==> run R <==
## AHBPERIPH
module AHBPERIPH(
  input  wire        HCLK,
  input  wire        HRESETn,
  input  wire [31:0] HADDR,
  input  wire [1:0]  HTRANS,
  input  wire        HWRITE,
  input  wire [31:0] HWDATA,
  output wire [31:0] HRDATA,
  output wire        HREADY,
  input  wire        RsRx,
  output wire        RsTx,
  input  wire        capture_event,
  output wire        PWM_OUT,
  input  wire [15:0] GPIOIN,
  output wire [15:0] GPIOOUT,
  output wire [6:0]  seg,
  output wire        dp,
  output wire [3:0]  an,
  output wire        uart_irq,
  output wire        timer_irq,
  output wire        gpio_irq
);
clock: 4.91 ns
lec_check: 0
cap_margin: 20
core_aspect_ratio: 1.92
core_margin: 2
core_utilization: 64
cts_cluster_diameter: 109
max_routing_layer: met5
place_density_lb_addon: 0.0
slew_margin: 35
tns_end_percent: 60
run.sh (not shown) runs the stock make flow with config.mk's settings and CLKGATE_MAP_FILE=.
==> run P: changes against run R <==
- CORE_ASPECT_RATIO: 1.92 -> not set
- CORE_UTILIZATION: 64 -> 52
- CTS_CLUSTER_DIAMETER: 109 -> not set
- MAX_ROUTING_LAYER: met5 -> not set
- PLACE_DENSITY: not set -> 0.6
- PLACE_DENSITY_LB_ADDON: 0.0 -> not set
- SLEW_MARGIN: 35 -> 20
- TNS_END_PERCENT: 60 -> not set
==> flow/constraint.sdc (replaced) <==
create_clock -name core_clock -period 9.41 [get_ports {HCLK}]
set_input_delay 1.8820 -clock core_clock [delete_from_list [all_inputs] [get_ports {HCLK}]]
set_output_delay 1.8820 -clock core_clock [all_outputs]
set_load 0.01 [all_outputs]
==> summary.txt <==
yosys + openroad results -> Comb area=between 0.01 and 0.015 mm^2, Area Overhead vs Synth=15.1%, num rows=88, critical path launch point=uAHB7SEGDEC.last_HADDR[2]$_DFFE_PN_, DP Cell Count=between 3,000 and 4,000, Clock net power=~2.9 mW, WP data required=7.53 ns, worst min path class=reg2reg, vias in the first global route=19,500, Clock Skew=around 0.022 ns, critical path arrival=~4.4 ns, outcome=complete, no violations, dominant delay contributor by cell family on the critical path=AND-OR/OR-AND gates, Place WS=~3.8 ns, met2 Use GR=39.1%, first-pass GRT wire length=118,000 um, post-DP HPWL=50,200 um
Source of the figures above: run P

==> summary.txt <==
yosys + openroad results -> critical path arrival=about 3.7 ns, RSZ-0062 raised after global routing=no, maximum VDD drop=0.463 mV, power after layout=~12 mW, first-pass GRT wire length=approximately 120,000 um, Area Overhead vs Synth=13.3%, critical path launch point=uAHB7SEGDEC.last_HADDR[7]$_DFFE_PN_, num rows=between 100 and 150, Comb gates=approximately 1,400, Comb area=approximately 0.011 mm^2, Clock net power=4.55 mW, Clock Skew=roughly 0.013 ns, vias in the first global route=between 20,000 and 25,000, Place WS=between 0.6 and 0.7 ns, worst min path class=in2async, dominant delay contributor by cell family on the critical path=simple AND/OR/NAND/NOR gates, post-DP HPWL=roughly 56,000 um, outcome=complete, no violations, WP data required=3.93 ns, met2 Use GR=approximately 62%
Source of the figures above: run R



==> 07-04 <==
AHBPERIPH again, from the RTL that the note above started with.
clock: 11.6 ns
lec_check: 0
cap_margin: 20
cell_pad_in_sites_detail_placement: 1
core_margin: 4
core_utilization: 21
cts_cluster_diameter: 67
gpl_routability_driven: 1
hold_slack_margin: 0.07
place_density_lb_addon: 0.01
slew_margin: 20
tns_end_percent: 75
==> 06-27: changes against 07-04 <==
CAP_MARGIN = 10   (was 20)
CELL_PAD_IN_SITES_DETAIL_PLACEMENT = not set   (was 1)
CORE_ASPECT_RATIO = 1.03   (was not set)
CORE_MARGIN = 2   (was 4)
CORE_UTILIZATION = 70   (was 21)
CTS_CLUSTER_DIAMETER = 303   (was 67)
CTS_CLUSTER_SIZE = 15   (was not set)
GPL_ROUTABILITY_DRIVEN = not set   (was 1)
HOLD_SLACK_MARGIN = 0.3   (was 0.07)
MAX_ROUTING_LAYER = met4   (was not set)
PLACE_DENSITY_LB_ADDON = not set   (was 0.01)
SETUP_SLACK_MARGIN = 1.02   (was not set)
TNS_END_PERCENT = 5   (was 75)
==> flow/constraint.sdc (replaced) <==
create_clock -name core_clock -period 4.06 [get_ports {HCLK}]
set_input_delay 0.8120 -clock core_clock [delete_from_list [all_inputs] [get_ports {HCLK}]]
set_output_delay 0.8120 -clock core_clock [all_outputs]
set_load 0.01 [all_outputs]
==> 02-13: changes against 07-04 <==
CELL_PAD_IN_SITES_DETAIL_PLACEMENT = not set   (was 1)
CORE_MARGIN = 2   (was 4)
CORE_UTILIZATION = 40   (was 21)
CTS_CLUSTER_DIAMETER = not set   (was 67)
GPL_ROUTABILITY_DRIVEN = not set   (was 1)
HOLD_SLACK_MARGIN = not set   (was 0.07)
PLACE_DENSITY = 0.6   (was not set)
PLACE_DENSITY_LB_ADDON = not set   (was 0.01)
TNS_END_PERCENT = not set   (was 75)
==> flow/constraint.sdc (replaced) <==
create_clock -name core_clock -period 10.0 [get_ports {HCLK}]
set_input_delay 2.0000 -clock core_clock [delete_from_list [all_inputs] [get_ports {HCLK}]]
set_output_delay 2.0000 -clock core_clock [all_outputs]
set_load 0.01 [all_outputs]
==> comparison <==
- Register-to-register slack, highest first: 07-04, 02-13, 06-27.
- Between 02-13 and 07-04, the lower first-iteration DRC count is in 07-04 (gap 58%, measured against 07-04).
- Sequential power: 07-04 is smaller than 02-13 (about 13%).
- Global-route usage: 07-04 < 02-13 < 06-27.
- The highest sequential share of layout area belongs to 06-27, the lowest to 07-04.


==> garnet: inputs <==
Starting RTL as in the previous note.
## AHBPERIPH
module AHBPERIPH(
  input  wire        HCLK,
  input  wire        HRESETn,
  input  wire [31:0] HADDR,
  input  wire [1:0]  HTRANS,
  input  wire        HWRITE,
  input  wire [31:0] HWDATA,
  output wire [31:0] HRDATA,
  output wire        HREADY,
  input  wire        RsRx,
  output wire        RsTx,
  input  wire        capture_event,
  output wire        PWM_OUT,
  input  wire [15:0] GPIOIN,
  output wire [15:0] GPIOOUT,
  output wire [6:0]  seg,
  output wire        dp,
  output wire [3:0]  an,
  output wire        uart_irq,
  output wire        timer_irq,
  output wire        gpio_irq
);
  wire [3:0]  mux_sel;
  wire        hsel_uart, hsel_timer, hsel_gpio, hsel_7seg;
  wire [31:0] hrdata_uart, hrdata_timer, hrdata_gpio, hrdata_7seg;
  wire        hready_uart, hready_timer, hready_gpio, hready_7seg;
  AHBDCD uAHBDCD (
    .HADDR(HADDR),
    .HSEL_S0(),
    .HSEL_S1(),
    .HSEL_S2(hsel_uart),
    .HSEL_S3(hsel_timer),
    .HSEL_S4(hsel_gpio),
    .HSEL_S5(hsel_7seg),
    .HSEL_S6(),
    .HSEL_S7(),
    .HSEL_S8(),
    .HSEL_S9(),
    .HSEL_NOMAP(),
    .MUX_SEL(mux_sel)
  );
  AHBMUX uAHBMUX (
    .HCLK(HCLK),
    .HRESETn(HRESETn),
    .MUX_SEL(mux_sel),
    .HRDATA_S0(32'h0000_0000),
    .HRDATA_S1(32'h0000_0000),
    .HRDATA_S2(hrdata_uart),
    .HRDATA_S3(hrdata_timer),
    .HRDATA_S4(hrdata_gpio),
    .HRDATA_S5(hrdata_7seg),
    .HRDATA_S6(32'h0000_0000),
    .HRDATA_S7(32'h0000_0000),
    .HRDATA_S8(32'h0000_0000),
    .HRDATA_S9(32'h0000_0000),
    .HRDATA_NOMAP(32'hDEADBEEF),
    .HREADYOUT_S0(1'b1),
    .HREADYOUT_S1(1'b1),
    .HREADYOUT_S2(hready_uart),
    .HREADYOUT_S3(hready_timer),
    .HREADYOUT_S4(hready_gpio),
    .HREADYOUT_S5(hready_7seg),
    .HREADYOUT_S6(1'b1),
  ...
clock: 10.0 ns
lec_check: 0
abc_area: 1
cap_margin: 20
cell_pad_in_sites_detail_placement: 1
core_margin: 2
core_utilization: 27
hold_slack_margin: 0.26
min_routing_layer: met2
place_density_lb_addon: 0.0
setup_slack_margin: 0.19
slew_margin: 0
tns_end_percent: 30
==> inputs of harbor, as changes to garnet <==
- ABC_AREA: 1 -> default
- CELL_PAD_IN_SITES_DETAIL_PLACEMENT: 1 -> default
- CORE_UTILIZATION: 27 -> 40
- PLACE_DENSITY_LB_ADDON: 0.0 -> default
- SETUP_SLACK_MARGIN: 0.19 -> default
- SLEW_MARGIN: 0 -> 20
- TNS_END_PERCENT: 30 -> default
==> inputs of quartz, as changes to garnet <==
- CELL_PAD_IN_SITES_DETAIL_PLACEMENT: 1 -> default
- CORE_UTILIZATION: 27 -> 65
- CTS_CLUSTER_SIZE: default -> 93
- HOLD_SLACK_MARGIN: 0.26 -> default
- MIN_ROUTING_LAYER: met2 -> default
- PLACE_DENSITY: default -> 0.6
- PLACE_DENSITY_LB_ADDON: 0.0 -> default
- SETUP_SLACK_MARGIN: 0.19 -> -0.46
- SLEW_MARGIN: 0 -> 20
- TNS_END_PERCENT: 30 -> default
==> flow/constraint.sdc (replaced) <==
create_clock -name core_clock -period 11.7 [get_ports {HCLK}]
set_input_delay 2.3400 -clock core_clock [delete_from_list [all_inputs] [get_ports {HCLK}]]
set_output_delay 2.3400 -clock core_clock [all_outputs]
set_load 0.01 [all_outputs]
==> reports/results.ini <==
[status]
result_of_the_run = finished clean

[floorplanning]
floorplan.core_util_pct = 66.1

[critical_path]
worstReg2RegStart = uAHBTIMER.value[15]
r2r_cells = 13

[final_layout]
logic_area_um2 = 13300

[grt]
global_route.usage.total_pct = 37.8

-- figures above: quartz

==> reports/results.ini <==
[status]
result_of_the_run = finished clean

[final_layout]
logic_area_um2 = 13300

[floorplanning]
floorplan.core_util_pct = 27.2

[grt]
global_route.usage.total_pct = 32.0

[clock_network]
htree_num_levels = 3

[timing]
fin_setup_tns_ns = 0

[critical_path]
worstReg2RegStart = uAHBUART.uBAUDGEN.count_reg[17]

-- figures above: garnet

==> reports/results.ini <==
[status]
result_of_the_run = finished clean

[place]
dp_hpwl_um = 52100

[timing]
timing.final.ws_setup_ns = 2.03

[critical_path]
r2r_cells = 5

[final_layout]
logic_area_um2 = 11400

[floorplanning]
floorplan.core_util_pct = 40.2

[clock_network]
tritoncts = built

[grt]
global_route.usage.total_pct = 30.8

-- figures above: harbor

No activity file was given, so power comes from the tool's default toggle rates.
